Setup of red:
==> flow/design.v (excerpt) <==
module axi_timer_averager #(
    parameter integer DEFAULT_SAMPLES_SERIE = 2,
    parameter integer S_AXI_LITE_DATA_WIDTH = 32  ,
    parameter integer S_AXI_LITE_ADDR_WIDTH = 32
) (
    input  logic                                 CLK               ,
    input  logic                                 RESETN            ,
    input  logic [    S_AXI_LITE_ADDR_WIDTH-1:0] S_AXI_LITE_AWADDR ,
    input  logic [                          2:0] S_AXI_LITE_AWPROT ,
    input  logic                                 S_AXI_LITE_AWVALID,
    output logic                                 S_AXI_LITE_AWREADY,
    input  logic [    S_AXI_LITE_DATA_WIDTH-1:0] S_AXI_LITE_WDATA  ,
    input  logic [(S_AXI_LITE_DATA_WIDTH/8)-1:0] S_AXI_LITE_WSTRB  ,
    input  logic                                 S_AXI_LITE_WVALID ,
    output logic                                 S_AXI_LITE_WREADY ,
    output logic [                          1:0] S_AXI_LITE_BRESP  ,
    output logic                                 S_AXI_LITE_BVALID ,
    input  logic                                 S_AXI_LITE_BREADY ,
  ...
Size in the first run: about 420 flip-flops, roughly 28000 sq um of cells after synthesis.
Settings: LEC_CHECK=0, CAP_MARGIN=20, CELL_PAD_IN_SITES_DETAIL_PLACEMENT=0, CELL_PAD_IN_SITES_GLOBAL_PLACEMENT=2, CORE_MARGIN=2, CORE_UTILIZATION=64, CTS_CLUSTER_DIAMETER=396, CTS_CLUSTER_SIZE=99, GPL_ROUTABILITY_DRIVEN=1, PLACE_DENSITY=0.35, SLEW_MARGIN=20, TNS_END_PERCENT=10; clock period 5.49 ns.
run.sh (not shown) runs the stock make flow with config.mk's settings and CLKGATE_MAP_FILE=.
red terminated abnormally: global placement without I/O (3_1_place_gp_skip_io) reported GPL-0301.
Changes in blue relative to red:
- changing SLEW_MARGIN from 20 to 25
- removing CELL_PAD_IN_SITES_DETAIL_PLACEMENT (formerly 0)
- setting MIN_ROUTING_LAYER to met2 for the first time
- removing CELL_PAD_IN_SITES_GLOBAL_PLACEMENT (formerly 2)
- setting PLACE_DENSITY_LB_ADDON to 0.29 for the first time
- setting GPL_TIMING_DRIVEN to 0 for the first time
- removing TNS_END_PERCENT (formerly 10)
- changing CORE_MARGIN from 2 to 5
- changing CORE_UTILIZATION from 64 to 40
- removing GPL_ROUTABILITY_DRIVEN (formerly 1)
- removing PLACE_DENSITY (formerly 0.35)
- changing CTS_CLUSTER_DIAMETER from 396 to 33
- changing CTS_CLUSTER_SIZE from 99 to 43
- changing the clock period (ns, I/O delays scaled along) from 5.49 to 8.0
--- outcome ---
- Seen in the log of blue: GRT-0116 during global routing (5_1_grt), after which the run never completed.
- Against red as the reference, blue delivers a higher horizontal extent of the die.
- Changes observed in blue relative to red: cell row count +20, die area +about 66%, floorplan die height +about 30%, area of the core +60%.
Inputs modified between blue and green:
- putting SETUP_SLACK_MARGIN at 0.64 where nothing was set
- swapping 25 for 20 in SLEW_MARGIN
- clearing MIN_ROUTING_LAYER, which used to be met2
- swapping 33 for 256 in CTS_CLUSTER_DIAMETER
- swapping 0.29 for 0.27 in PLACE_DENSITY_LB_ADDON
- putting GPL_ROUTABILITY_DRIVEN at 1 where nothing was set
- clearing CTS_CLUSTER_SIZE, which used to be 43
- putting CELL_PAD_IN_SITES_GLOBAL_PLACEMENT at 0 where nothing was set
- swapping 5 for 6 in CORE_MARGIN
- putting MAX_ROUTING_LAYER at met5 where nothing was set
- swapping 0 for 1 in GPL_TIMING_DRIVEN
- swapping 40 for 72 in CORE_UTILIZATION
- putting TNS_END_PERCENT at 5 where nothing was set
- putting CELL_PAD_IN_SITES_DETAIL_PLACEMENT at 0 where nothing was set
- swapping 8.0 for 2.94 in the clock period (ns, I/O delays scaled along)
==> comparison <==
Share of synthesized cell area in and, or, nand and nor gates came out exactly the same in blue and green.
Going from blue to green, placer congestion estimate shrank by more than 10%.
Detailed-placement wirelength estimate: green better than blue
Re adder-cell share of the synthesized area: no difference whatsoever between green and blue.
Floorplan check, green vs blue: die outline smaller in green
Status: green FAILED at global routing (5_1_grt) (tool error)
The inputs of orange differ from those of green as listed below.
- a change of PLACE_DENSITY_LB_ADDON from 0.27 to 0.01
- a change of CORE_MARGIN from 6 to 2
- a change of SETUP_SLACK_MARGIN from 0.64 to 0.87
- a change of CELL_PAD_IN_SITES_GLOBAL_PLACEMENT from 0 to 2
- a change of CORE_UTILIZATION from 72 to 43
- a change of the clock period (ns, I/O delays scaled along) from 2.94 to 3.34
==> results <==
- orange: done, clean on timing, DRC and antenna
- orange vs. green: cell count after placement rose by 330, starting utilization of the core area has decreased, TritonCTS buffer count went up.
Here is what was changed in the inputs of purple compared with orange.
- clearing GPL_TIMING_DRIVEN, which used to be 1
- clearing SETUP_SLACK_MARGIN, which used to be 0.87
- clearing CTS_CLUSTER_DIAMETER, which used to be 256
- putting CTS_CLUSTER_SIZE at 99 where nothing was set
- clearing PLACE_DENSITY_LB_ADDON, which used to be 0.01
- clearing MAX_ROUTING_LAYER, which used to be met5
- swapping 43 for 46 in CORE_UTILIZATION
- clearing TNS_END_PERCENT, which used to be 5
- swapping 3.34 for 5.49 in the clock period (ns, I/O delays scaled along)
--- outcome ---
- The flow did not stop early for purple: all stages ran, and the layout cleared the timing, design-rule and antenna checks.
- Sort purple and orange by final worst-path cycle share desc -> top: orange
- Detailed route, purple vs orange: via total lower for purple
- Diff purple and orange: combined area of the multi-input logic cells lower in purple
- The power reported for purple is smaller than that of orange by 41%.

---

Starting RTL as in the previous note.
// axi_timer_averager
module axi_timer_averager #(
    parameter integer DEFAULT_SAMPLES_SERIE = 2,
    parameter integer S_AXI_LITE_DATA_WIDTH = 32  ,
    parameter integer S_AXI_LITE_ADDR_WIDTH = 32
) (
    input  logic                                 CLK               ,
    input  logic                                 RESETN            ,
    input  logic [    S_AXI_LITE_ADDR_WIDTH-1:0] S_AXI_LITE_AWADDR ,
    input  logic [                          2:0] S_AXI_LITE_AWPROT ,
    input  logic                                 S_AXI_LITE_AWVALID,
    output logic                                 S_AXI_LITE_AWREADY,
    input  logic [    S_AXI_LITE_DATA_WIDTH-1:0] S_AXI_LITE_WDATA  ,
    input  logic [(S_AXI_LITE_DATA_WIDTH/8)-1:0] S_AXI_LITE_WSTRB  ,
    input  logic                                 S_AXI_LITE_WVALID ,
    output logic                                 S_AXI_LITE_WREADY ,
    output logic [                          1:0] S_AXI_LITE_BRESP  ,
    output logic                                 S_AXI_LITE_BVALID ,
    input  logic                                 S_AXI_LITE_BREADY ,
    input  logic [    S_AXI_LITE_ADDR_WIDTH-1:0] S_AXI_LITE_ARADDR ,
    input  logic [                          2:0] S_AXI_LITE_ARPROT ,
    input  logic                                 S_AXI_LITE_ARVALID,
    output logic                                 S_AXI_LITE_ARREADY,
    output logic [    S_AXI_LITE_DATA_WIDTH-1:0] S_AXI_LITE_RDATA  ,
    output logic [                          1:0] S_AXI_LITE_RRESP  ,
    output logic                                 S_AXI_LITE_RVALID ,
    input  logic                                 S_AXI_LITE_RREADY ,
    output logic [                         31:0] MSMT_VALUE        ,
    output logic                                 MSMT_VALID        ,
    input  logic                                 INTR
);
make LEC_CHECK=0 ABC_AREA=1 CAP_MARGIN=40 CELL_PAD_IN_SITES_DETAIL_PLACEMENT=1 CELL_PAD_IN_SITES_GLOBAL_PLACEMENT=3 CORE_MARGIN=6 CORE_UTILIZATION=23 CTS_CLUSTER_DIAMETER=373 GPL_ROUTABILITY_DRIVEN=1 GPL_TIMING_DRIVEN=1 MAX_ROUTING_LAYER=met4 PLACE_DENSITY_LB_ADDON=0.27 SETUP_SLACK_MARGIN=0.87 SLEW_MARGIN=20 TNS_END_PERCENT=40 finish   # period 5.44 ns
The baseline produced a clean layout.
Then changed:
==> flow/config.mk (replaced) <==
export PLATFORM = sky130hd
export DESIGN_NAME = axi_timer_averager
export DESIGN_NICKNAME = axi_timer_averager
export VERILOG_FILES = /design/flow/design.v
export SDC_FILE = /design/flow/constraint.sdc
export NUM_CORES = 4
export LEC_CHECK = 0
export CAP_MARGIN = 20
export CELL_PAD_IN_SITES_DETAIL_PLACEMENT = 1
export CELL_PAD_IN_SITES_GLOBAL_PLACEMENT = 2
export CORE_MARGIN = 2
export CORE_UTILIZATION = 35
export GPL_ROUTABILITY_DRIVEN = 1
export SLEW_MARGIN = 20
==> flow/constraint.sdc (replaced) <==
create_clock -name core_clock -period 4.58 [get_ports {CLK}]
set_input_delay 0.9160 -clock core_clock [delete_from_list [all_inputs] [get_ports {CLK}]]
set_output_delay 0.9160 -clock core_clock [all_outputs]
set_load 0.01 [all_outputs]
Result:
- The changed run ran to the end with no violations
- routed wire length shrinks by 24%
- combinational power shrinks by 17%
- synthesized area shrinks by about 10%
- sequential power grows by 17%
- register-to-register slack loses 1.2 ns
Then changed:
--- a/flow/config.mk
+++ b/flow/config.mk
@@ -7,8 +7,11 @@
 export LEC_CHECK = 0
 export CAP_MARGIN = 20
-export CELL_PAD_IN_SITES_DETAIL_PLACEMENT = 1
+export CELL_PAD_IN_SITES_DETAIL_PLACEMENT = 0
 export CELL_PAD_IN_SITES_GLOBAL_PLACEMENT = 2
 export CORE_MARGIN = 2
-export CORE_UTILIZATION = 35
+export CORE_UTILIZATION = 63
+export CTS_CLUSTER_DIAMETER = 374
+export CTS_CLUSTER_SIZE = 99
 export GPL_ROUTABILITY_DRIVEN = 1
+export PLACE_DENSITY = 0.37
 export SLEW_MARGIN = 20
==> flow/constraint.sdc (replaced) <==
create_clock -name core_clock -period 5.49 [get_ports {CLK}]
set_input_delay 1.0980 -clock core_clock [delete_from_list [all_inputs] [get_ports {CLK}]]
set_output_delay 1.0980 -clock core_clock [all_outputs]
set_load 0.01 [all_outputs]
This time the run ended with an error in 3_1_place_gp_skip_io.
Die size goes down by well over a third.
Synthesized area stays the same.
Synthesized cell count does not change.
Then changed:
==> flow/config.mk (replaced) <==
export PLATFORM = sky130hd
export DESIGN_NAME = axi_timer_averager
export DESIGN_NICKNAME = axi_timer_averager
export VERILOG_FILES = /design/flow/design.v
export SDC_FILE = /design/flow/constraint.sdc
export NUM_CORES = 4
export LEC_CHECK = 0
export CAP_MARGIN = 20
export CELL_PAD_IN_SITES_DETAIL_PLACEMENT = 1
export CELL_PAD_IN_SITES_GLOBAL_PLACEMENT = 2
export CORE_MARGIN = 2
export CORE_UTILIZATION = 29
export GPL_ROUTABILITY_DRIVEN = 1
export SLEW_MARGIN = 20
==> flow/constraint.sdc (replaced) <==
create_clock -name core_clock -period 9.27 [get_ports {CLK}]
set_input_delay 1.8540 -clock core_clock [delete_from_list [all_inputs] [get_ports {CLK}]]
set_output_delay 1.8540 -clock core_clock [all_outputs]
set_load 0.01 [all_outputs]
The changed run passed the timing, design-rule and antenna checks.
Area after synthesis does not change.
Synthesized cell count stays the same.
Die area is higher by 110%.

---

## JK
Starting RTL as in the previous note.
Design axi_timer_averager, start of the top module:
module axi_timer_averager #(
    parameter integer DEFAULT_SAMPLES_SERIE = 2,
    parameter integer S_AXI_LITE_DATA_WIDTH = 32  ,
    parameter integer S_AXI_LITE_ADDR_WIDTH = 32
) (
    input  logic                                 CLK               ,
    input  logic                                 RESETN            ,
    input  logic [    S_AXI_LITE_ADDR_WIDTH-1:0] S_AXI_LITE_AWADDR ,
    input  logic [                          2:0] S_AXI_LITE_AWPROT ,
    input  logic                                 S_AXI_LITE_AWVALID,
    output logic                                 S_AXI_LITE_AWREADY,
    input  logic [    S_AXI_LITE_DATA_WIDTH-1:0] S_AXI_LITE_WDATA  ,
    input  logic [(S_AXI_LITE_DATA_WIDTH/8)-1:0] S_AXI_LITE_WSTRB  ,
    input  logic                                 S_AXI_LITE_WVALID ,
    output logic                                 S_AXI_LITE_WREADY ,
    output logic [                          1:0] S_AXI_LITE_BRESP  ,
    output logic                                 S_AXI_LITE_BVALID ,
    input  logic                                 S_AXI_LITE_BREADY ,
    input  logic [    S_AXI_LITE_ADDR_WIDTH-1:0] S_AXI_LITE_ARADDR ,
    input  logic [                          2:0] S_AXI_LITE_ARPROT ,
    input  logic                                 S_AXI_LITE_ARVALID,
    output logic                                 S_AXI_LITE_ARREADY,
    output logic [    S_AXI_LITE_DATA_WIDTH-1:0] S_AXI_LITE_RDATA  ,
    output logic [                          1:0] S_AXI_LITE_RRESP  ,
    output logic                                 S_AXI_LITE_RVALID ,
    input  logic                                 S_AXI_LITE_RREADY ,
    output logic [                         31:0] MSMT_VALUE        ,
    output logic                                 MSMT_VALID        ,
    input  logic                                 INTR
);
    logic [S_AXI_LITE_ADDR_WIDTH-1:0] axi_awaddr ;
    logic                             axi_awready;
    logic                             axi_wready ;
    logic [                      1:0] axi_bresp  ;
    logic                             axi_bvalid ;
    logic [S_AXI_LITE_ADDR_WIDTH-1:0] axi_araddr ;
    logic                             axi_arready;
    logic [S_AXI_LITE_DATA_WIDTH-1:0] axi_rdata  ;
  ...
make LEC_CHECK=0 ABC_AREA=1 CAP_MARGIN=5 CELL_PAD_IN_SITES_DETAIL_PLACEMENT=2 CELL_PAD_IN_SITES_GLOBAL_PLACEMENT=1 CORE_MARGIN=2 CORE_UTILIZATION=35 GPL_ROUTABILITY_DRIVEN=1 MAX_ROUTING_LAYER=met4 MIN_ROUTING_LAYER=met2 PLACE_DENSITY_LB_ADDON=0.13 SETUP_SLACK_MARGIN=-0.64 SLEW_MARGIN=10 finish   # period 8.0 ns
JK failed in global routing (5_1_grt) with GRT-0116.
Inputs modified between JK and MS:
# JK
export LEC_CHECK = 0
export ABC_AREA = 1
export CAP_MARGIN = 5
export CELL_PAD_IN_SITES_DETAIL_PLACEMENT = 2
export CELL_PAD_IN_SITES_GLOBAL_PLACEMENT = 1
export CORE_MARGIN = 2
export CORE_UTILIZATION = 35
export GPL_ROUTABILITY_DRIVEN = 1
export MAX_ROUTING_LAYER = met4
export MIN_ROUTING_LAYER = met2
export PLACE_DENSITY_LB_ADDON = 0.13
export SETUP_SLACK_MARGIN = -0.64
export SLEW_MARGIN = 10
create_clock -name core_clock -period 8.0 [get_ports {CLK}]
# MS
export LEC_CHECK = 0
export CAP_MARGIN = 20
export CORE_ASPECT_RATIO = 0.58
export CORE_MARGIN = 5
export CORE_UTILIZATION = 40
export CTS_CLUSTER_DIAMETER = 33
export CTS_CLUSTER_SIZE = 43
export GPL_TIMING_DRIVEN = 0
export MIN_ROUTING_LAYER = met2
export PLACE_DENSITY_LB_ADDON = 0.22
export SLEW_MARGIN = 25
create_clock -name core_clock -period 8.0 [get_ports {CLK}]
## What came out
- As of MS, number of buffers inserted during clock tree synthesis had risen by more than 10% compared to JK.
- MS against JK: area figure in the yosys stat output lower; core area -21%.
- Status: MS FAILED at global routing (5_1_grt) (tool error)
- Taking JK as the reference point, the synthesized area of MS falls by about 10%.
- Die area of MS falls short of that of JK by more than 10%.
- Measured against each other, JK and MS differ in post-synthesis area per instance, the higher figure coming from MS.
- Per the comparison of MS with JK, floorplan die height down 91 um, number of H-tree levels flat, count of placed standard cells including taps down about 27%.
#### Input delta (AL over MS)
# MS
export LEC_CHECK = 0
export CAP_MARGIN = 20
export CORE_ASPECT_RATIO = 0.58
export CORE_MARGIN = 5
export CORE_UTILIZATION = 40
export CTS_CLUSTER_DIAMETER = 33
export CTS_CLUSTER_SIZE = 43
export GPL_TIMING_DRIVEN = 0
export MIN_ROUTING_LAYER = met2
export PLACE_DENSITY_LB_ADDON = 0.22
export SLEW_MARGIN = 25
create_clock -name core_clock -period 8.0 [get_ports {CLK}]
# AL
export LEC_CHECK = 0
export CAP_MARGIN = 20
export CELL_PAD_IN_SITES_DETAIL_PLACEMENT = 0
export CELL_PAD_IN_SITES_GLOBAL_PLACEMENT = 2
export CORE_MARGIN = 2
export CORE_UTILIZATION = 46
export GPL_ROUTABILITY_DRIVEN = 1
export SLEW_MARGIN = 20
create_clock -name core_clock -period 2.67 [get_ports {CLK}]
- Nothing crashed in AL and all stages finished; the problem is that the final layout failed, the offending checks being negative setup slack.
- Post-place setup slack: AL worse than MS
- Area of the chip on AL is ahead of MS.
- | area of the core | lower: AL |
- Of AL and MS, the higher post-cts resize count belongs to AL.
- Reported for AL and MS, number of library cell types mapped by synthesis turned out identical to the last digit.
- Going from MS to AL, placed cell count shrank slightly.
- Reported for AL and MS, synthesized cell area turned out identical to the last digit.
- Between MS and AL, vertical extent of the die increased.
Power figures rest on the tool's default switching activity, not on a simulated workload.
